==> v2: inputs <==
==> flow/design.v (excerpt) <==
module apb_wrapper#(parameter addr_width = 5, data_width = 16)(
    input bit pclk,                   
    input bit preset_n,               
    input logic transfer,  
    input logic [addr_width - 1 : 0] apb_paddr,  
    input logic [data_width - 1 : 0] apb_pwdata,  
    input logic apb_control ,         
    output logic [data_width - 1 : 0] apb_spwdata,   
    output logic [data_width - 1 : 0] apb_prdata  
    );
    logic [addr_width-1:0] paddr;
    logic pselx;
    bit penable;
    logic pwrite;
    logic [data_width-1:0] pwdata;
    logic [data_width/8-1:0] pstrb; 
    logic                    pready;
    logic [data_width -1:0]  prdata;
    apb_master #(.addr_width(addr_width), .data_width(data_width)) DUT (
        .pclk(pclk),
        .preset_n(preset_n),
        .pready(pready),
        .transfer(transfer),
        .prdata(prdata),
        .apb_paddr(apb_paddr),
        .apb_pwdata(apb_pwdata),
        .apb_control(apb_control),
        .paddr(paddr),
        .pselx(pselx),
        .penable(penable),
        .pwrite(pwrite),
        .pwdata(pwdata),
        .pstrb(pstrb),
        .apb_prdata(apb_prdata)
    );
     apb_slave #(
        .addr_width(addr_width),
        .data_width(data_width)
    ) dut (
        .pclk       (pclk),
        .preset_n   (preset_n),
        .pselx      (pselx),
        .penable    (penable),
        .pwrite     (pwrite),
        .paddr      (paddr),
        .pwdata     (pwdata),
        .apb_spwdata(apb_spwdata),
        .prdata     (prdata),
        .pready     (pready)
    );
endmodule
make LEC_CHECK=0 ABC_AREA=0 CAP_MARGIN=20 CORE_MARGIN=2 CORE_UTILIZATION=40 GPL_ROUTABILITY_DRIVEN=0 GPL_TIMING_DRIVEN=0 MIN_ROUTING_LAYER=met2 SLEW_MARGIN=20 TNS_END_PERCENT=95 finish   # period 4.24 ns
run.sh (not shown) runs the stock make flow with config.mk's settings and CLKGATE_MAP_FILE=.
==> v35 (differences from v2) <==
ABC_AREA = 1   (was 0)
CORE_UTILIZATION = 62   (was 40)
GPL_ROUTABILITY_DRIVEN = not set   (was 0)
GPL_TIMING_DRIVEN = not set   (was 0)
MIN_ROUTING_LAYER = not set   (was met2)
TNS_END_PERCENT = not set   (was 95)
==> flow/constraint.sdc (replaced) <==
create_clock -name core_clock -period 2.97 [get_ports {pclk}]
set_input_delay 0.5940 -clock core_clock [delete_from_list [all_inputs] [get_ports {pclk}]]
set_output_delay 0.5940 -clock core_clock [all_outputs]
set_load 0.01 [all_outputs]
==> changes_impl.md <==
### Implementation results

* Hold slack at between 150 and 200 ps
* SO Viols: setup timing
* Ao+oa area frac at around a tenth
* Power Clock at approximately 5000 uW
* Die Area at 55,400 um^2
* Setup-failing EPs final at 3
* Yosys cell types at 64
* # Taps at 688
* PnR worst setup slack at -144 ps
* Routed vias/inst at slightly below 8
* Post-Syn Nets at approximately 1,200
* Outcome: complete, but fails checks
* Share of the synthesized area in the top cell type at around three quarters
That was v2.
==> changes_impl.md <==
### Implementation results

* Outcome: finished clean
* Startpoint types: flop
* Routed vias/inst at 5.84
* Setup-failing EPs final at 0
* # Taps at ~510
* Seq area share at 61.7%
* Hold slack at about 340 ps
* Ao+oa area frac at 0.947%
* Share of the synthesized area in the top cell type at 69.1%
* Post-Syn Nets at ~2,200
* PnR worst setup slack at 278 ps
* Die Area at between 30,000 and 40,000 um^2
* Sequential power share at 52.4%
* Power Clock at 6900 uW
* Yosys cell types at 25
* GR Layer Usage met1 at 48.1%
That was v35.

==> zinc <==
Starting RTL as in the previous note.
clock: 5.68 ns
lec_check: 0
abc_area: 1
cap_margin: 20
core_aspect_ratio: 0.59
core_margin: 4
core_utilization: 36
cts_cluster_size: 53
min_routing_layer: met2
slew_margin: 40
==> inputs of indigo, as changes to zinc <==
- CORE_ASPECT_RATIO: 0.59 -> not set
- CORE_MARGIN: 4 -> 2
- CORE_UTILIZATION: 36 -> 70
- CTS_CLUSTER_DIAMETER: not set -> 163
- CTS_CLUSTER_SIZE: 53 -> not set
- MIN_ROUTING_LAYER: met2 -> not set
- PLACE_DENSITY_LB_ADDON: not set -> 0.12
- SETUP_SLACK_MARGIN: not set -> -0.11
- SLEW_MARGIN: 40 -> 20
==> flow/constraint.sdc (replaced) <==
create_clock -name core_clock -period 2.28 [get_ports {pclk}]
set_input_delay 0.4560 -clock core_clock [delete_from_list [all_inputs] [get_ports {pclk}]]
set_output_delay 0.4560 -clock core_clock [all_outputs]
set_load 0.01 [all_outputs]
==> notes <==
zinc completed with no timing, DRC or antenna violations. indigo produced a layout that fails on negative setup slack.
Between indigo and zinc, the lower via count is in indigo (gap about 18%, measured against zinc).
Area after synthesis is the same in zinc and indigo.
Sequential share of layout area: indigo is lower than zinc (3.1 points).
Against zinc, the count of clock-buffer cells in the layout of indigo is lower by 1.
In flip-flop count, indigo and zinc do not differ.
Between zinc and indigo, the lower clock power is in zinc (gap 61%, measured against indigo).
Against indigo, the first-iteration DRC count of zinc is higher by 50%.
Synthesized cell count is the same in indigo and zinc.
Between zinc and indigo, the lower global-route usage is in zinc (gap 6.9 points).
Between indigo and zinc, the lower hold slack is in indigo (gap 210 ps).
Against indigo, the die size of zinc is higher by about 100%.
==> figures <==
	zinc	indigo
Run status	timing/DRC/antenna clean	failed layout checks
Violated checks	-	negative setup slack
DP Worst Slack	1630 ps	-483 ps
Drt pass-1 iters	44	8
Maximum number of pins on one net before global-route repair	88	51
Critical path data required time	5940 ps	2720 ps
Antenna violations before repair	0	4
Worst reg2reg startpoint	DUT.present_state[1]	DUT.present_state[2]
# nets final	2253	2382
Buffer count from post-CTS setup fixing	0	6
Sum of net half-perimeters after detailed placement	42300 µm	40000 µm
Switching power total	2070 µW	4830 µW
Area of the multi-input gates	0.00549 mm²	0.00556 mm²
Leakage power total	0.0103 µW	0.0112 µW
Final-layout clock-cell area share	0.0547	0.0577
Relative contribution of combinational cells to total power	0.070	0.077
Fill cell total of the finished layout	6069	1649
Number of warnings in the stage logs	26	28
Switching share of total power	0.244	0.223
Sequential share of power	0.540	0.528
Overall power	8480 µW	21600 µW
Count of non-filler cells in the finished layout	3146	2840
Slew at the pin closest to its max-slew limit	835 ps	667 ps
Post-cts resize count	0	8
Power and IR drop assume default switching activity.
